// cnn_layer1
module cnn_layer1 (
    input          clk,
    input          reset,
    input  [15:0]  pxl_in,
    input          i_data_valid,
    input  [143:0] i_kernel_data,
    output [15:0]  conv_out,
    output         conv_valid,
    output [15:0]  pool_out,
    output         pool_valid
);
Settings: LEC_CHECK=0, CAP_MARGIN=25, CELL_PAD_IN_SITES_GLOBAL_PLACEMENT=1, CORE_MARGIN=5, CORE_UTILIZATION=40, GPL_ROUTABILITY_DRIVEN=1, HOLD_SLACK_MARGIN=0.09, MIN_ROUTING_LAYER=met1, SETUP_SLACK_MARGIN=2.35, SLEW_MARGIN=35, TNS_END_PERCENT=5; clock period 11.7 ns.
run.sh (not shown) runs the stock make flow with config.mk's settings and CLKGATE_MAP_FILE=.
Edit:
- CAP_MARGIN: 25 -> 20
- CELL_PAD_IN_SITES_GLOBAL_PLACEMENT: 1 -> not set
- CORE_MARGIN: 5 -> 2
- CORE_UTILIZATION: 40 -> 58
- GPL_ROUTABILITY_DRIVEN: 1 -> not set
- HOLD_SLACK_MARGIN: 0.09 -> not set
- MIN_ROUTING_LAYER: met1 -> not set
- SETUP_SLACK_MARGIN: 2.35 -> not set
- SLEW_MARGIN: 35 -> 20
- TNS_END_PERCENT: 5 -> not set
- clock period: 11.7 -> 3.33 ns (I/O delays scaled with it)
Outcome: The changed run reached the layout checks and failed them: negative setup slack. Clock power goes up to 3.5 times its value. Sequential share of layout area goes down by 2.9 points. Clock-buffer cell count goes down by 18. Wire length goes down by 3.9%. Final area goes up by 10%. Worst hold slack gets worse by 0.055 ns. Setup slack gets worse by 5.2 ns. Die area goes down by 33%.

---

Starting RTL as in the previous note.
// cnn_layer1
module cnn_layer1 (
    input          clk,
    input          reset,
    input  [15:0]  pxl_in,
    input          i_data_valid,
    input  [143:0] i_kernel_data,
    output [15:0]  conv_out,
    output         conv_valid,
    output [15:0]  pool_out,
    output         pool_valid
);
==> flow/config.mk <==
export PLATFORM = sky130hd
export DESIGN_NAME = cnn_layer1
export DESIGN_NICKNAME = cnn_layer1
export VERILOG_FILES = /design/flow/design.v
export SDC_FILE = /design/flow/constraint.sdc
export NUM_CORES = 4
export LEC_CHECK = 0
export ABC_AREA = 1
export CAP_MARGIN = 20
export CORE_MARGIN = 2
export CORE_UTILIZATION = 65
export PLACE_DENSITY = 0.38
export SLEW_MARGIN = 20
==> flow/constraint.sdc <==
create_clock -name core_clock -period 5.67 [get_ports {clk}]
set_input_delay 1.1340 -clock core_clock [delete_from_list [all_inputs] [get_ports {clk}]]
set_output_delay 1.1340 -clock core_clock [all_outputs]
set_load 0.01 [all_outputs]
The baseline finished with setup timing left.
==> next run, changes <==
ABC_AREA = not set   (was 1)
CORE_UTILIZATION = 66   (was 65)
CTS_CLUSTER_SIZE = 57   (was not set)
PLACE_DENSITY = not set   (was 0.38)
clock period = 5.26 ns   (was 5.67 ns; I/O delays follow)
What happened: The changed run finished but fails on setup timing; routed wire length goes down by 17%; hold slack improves by 0.038 ns; synthesized cell count decreases by 20%.
==> next run, changes <==
CAP_MARGIN = 25   (was 20)
CELL_PAD_IN_SITES_DETAIL_PLACEMENT = 1   (was not set)
CORE_MARGIN = 9   (was 2)
CORE_UTILIZATION = 46   (was 66)
CTS_CLUSTER_SIZE = 23   (was 57)
GPL_ROUTABILITY_DRIVEN = 0   (was not set)
GPL_TIMING_DRIVEN = 1   (was not set)
HOLD_SLACK_MARGIN = 0.26   (was not set)
MIN_ROUTING_LAYER = met2   (was not set)
SETUP_SLACK_MARGIN = 1.19   (was not set)
clock period = 8.0 ns   (was 5.26 ns; I/O delays follow)
=> Now the flow produced a clean layout. Worst setup slack gets better by 2.1 ns. Utilization falls by 29 points. Count of clock-buffer cells in the layout rises by 29. Critical path depth falls by 2. Design area falls by about 7%.
==> next run, changes <==
CAP_MARGIN = 20   (was 25)
CELL_PAD_IN_SITES_DETAIL_PLACEMENT = not set   (was 1)
CORE_MARGIN = 2   (was 9)
CORE_UTILIZATION = 40   (was 46)
CTS_CLUSTER_SIZE = not set   (was 23)
GPL_ROUTABILITY_DRIVEN = not set   (was 0)
GPL_TIMING_DRIVEN = not set   (was 1)
HOLD_SLACK_MARGIN = not set   (was 0.26)
MIN_ROUTING_LAYER = not set   (was met2)
SETUP_SLACK_MARGIN = not set   (was 1.19)
clock period = 4.76 ns   (was 8.0 ns; I/O delays follow)
Effect: With this change the flow finished but fails on setup timing. Utilization goes down by 3.3 points. Power goes up by about 70%. Wire length goes down by about 6%. Synthesized cell count does not change. Worst setup slack gets worse by 2.5 ns.
==> next run, changes <==
ABC_AREA = 0   (was not set)
CELL_PAD_IN_SITES_DETAIL_PLACEMENT = 2   (was not set)
CORE_MARGIN = 10   (was 2)
CORE_UTILIZATION = 38   (was 40)
CTS_CLUSTER_SIZE = 78   (was not set)
GPL_TIMING_DRIVEN = 0   (was not set)
SETUP_SLACK_MARGIN = 1.22   (was not set)
clock period = 5.59 ns   (was 4.76 ns; I/O delays follow)
What happened:
- With this change the flow stopped in 5_1_grt, error GRT-0232
- die size grows by 13%
- synthesized area stays the same
- synthesized cell count does not change
==> next run, changes <==
ABC_AREA = not set   (was 0)
CELL_PAD_IN_SITES_DETAIL_PLACEMENT = not set   (was 2)
CORE_MARGIN = 2   (was 10)
CORE_UTILIZATION = 70   (was 38)
CTS_CLUSTER_SIZE = 14   (was 78)
GPL_TIMING_DRIVEN = not set   (was 0)
SETUP_SLACK_MARGIN = not set   (was 1.22)
clock period = 5.79 ns   (was 5.59 ns; I/O delays follow)
What happened: The changed run produced a layout that fails on setup timing. Die size falls by about 50%. Area after synthesis does not change. Synthesized cell count does not change.

---

Starting RTL as in the previous note.
Settings: LEC_CHECK=0, CAP_MARGIN=20, CORE_MARGIN=2, CORE_UTILIZATION=70, CTS_CLUSTER_DIAMETER=234, CTS_CLUSTER_SIZE=15, SLEW_MARGIN=20; clock period 5.31 ns.
The baseline completed, yet does not pass: setup timing.
==> next run, changes <==
--- a/flow/config.mk
+++ b/flow/config.mk
@@ -9,5 +9,3 @@
 export CORE_MARGIN = 2
-export CORE_UTILIZATION = 70
-export CTS_CLUSTER_DIAMETER = 234
-export CTS_CLUSTER_SIZE = 15
+export CORE_UTILIZATION = 65
 export SLEW_MARGIN = 20
==> flow/constraint.sdc (replaced) <==
create_clock -name core_clock -period 8.29 [get_ports {clk}]
set_input_delay 1.6580 -clock core_clock [delete_from_list [all_inputs] [get_ports {clk}]]
set_output_delay 1.6580 -clock core_clock [all_outputs]
set_load 0.01 [all_outputs]
With this change the flow went through all stages and came out clean; sequential cell count does not change; non-clock buffer count goes down by 715; global-route usage goes down by 7.2 points; cell area goes down by about 8%; worst setup slack is better by 1.8 ns.
==> next run, changes <==
--- a/flow/config.mk
+++ b/flow/config.mk
@@ -7,5 +7,8 @@
 export LEC_CHECK = 0
-export CAP_MARGIN = 20
+export CAP_MARGIN = 5
 export CORE_MARGIN = 2
-export CORE_UTILIZATION = 65
+export CORE_UTILIZATION = 70
+export CTS_CLUSTER_DIAMETER = 95
+export CTS_CLUSTER_SIZE = 14
+export PLACE_DENSITY = 0.66
 export SLEW_MARGIN = 20
==> flow/constraint.sdc (replaced) <==
create_clock -name core_clock -period 4.1 [get_ports {clk}]
set_input_delay 0.8200 -clock core_clock [delete_from_list [all_inputs] [get_ports {clk}]]
set_output_delay 0.8200 -clock core_clock [all_outputs]
set_load 0.01 [all_outputs]
Now the flow finished with setup timing left.
Total power goes up by 110%.
Critical path depth goes up by 1.
Setup slack got worse by 2.9 ns.
Via count goes up by 10%.
Sequential power goes up by 100%.
Design area goes up by 9.1%.
Utilization goes up by 13 points.
==> next run, changes <==
--- a/flow/config.mk
+++ b/flow/config.mk
@@ -8,7 +8,9 @@
 export CAP_MARGIN = 5
+export CELL_PAD_IN_SITES_DETAIL_PLACEMENT = 0
+export CELL_PAD_IN_SITES_GLOBAL_PLACEMENT = 1
+export CORE_ASPECT_RATIO = 1.7
 export CORE_MARGIN = 2
-export CORE_UTILIZATION = 70
-export CTS_CLUSTER_DIAMETER = 95
-export CTS_CLUSTER_SIZE = 14
-export PLACE_DENSITY = 0.66
+export CORE_UTILIZATION = 17
+export CTS_CLUSTER_SIZE = 78
+export MAX_ROUTING_LAYER = met4
 export SLEW_MARGIN = 20
==> flow/constraint.sdc (replaced) <==
create_clock -name core_clock -period 9.34 [get_ports {clk}]
set_input_delay 1.8680 -clock core_clock [delete_from_list [all_inputs] [get_ports {clk}]]
set_output_delay 1.8680 -clock core_clock [all_outputs]
set_load 0.01 [all_outputs]
Result: The changed run completed without violations; clock-buffer cell count rises by 31; register-to-register slack gets better by 4.5 ns; critical path depth falls by 4.
==> next run, changes <==
--- a/flow/config.mk
+++ b/flow/config.mk
@@ -9,6 +9,6 @@
 export CELL_PAD_IN_SITES_DETAIL_PLACEMENT = 0
-export CELL_PAD_IN_SITES_GLOBAL_PLACEMENT = 1
-export CORE_ASPECT_RATIO = 1.7
+export CELL_PAD_IN_SITES_GLOBAL_PLACEMENT = 0
+export CORE_ASPECT_RATIO = 1.09
 export CORE_MARGIN = 2
-export CORE_UTILIZATION = 17
+export CORE_UTILIZATION = 66
 export CTS_CLUSTER_SIZE = 78
==> flow/constraint.sdc (replaced) <==
create_clock -name core_clock -period 5.4 [get_ports {clk}]
set_input_delay 1.0800 -clock core_clock [delete_from_list [all_inputs] [get_ports {clk}]]
set_output_delay 1.0800 -clock core_clock [all_outputs]
set_load 0.01 [all_outputs]
Effect: With this change the flow produced a layout that fails on setup timing. Wire length goes down by 5.3%. Global-route usage goes up by 27 points. Synthesized cell count stays the same. Synthesized area does not change. Via count goes up by about 9%. Worst setup slack degrades by 1.6 ns. Power goes up by 86%.
No activity file was given, so power comes from the tool's default toggle rates.
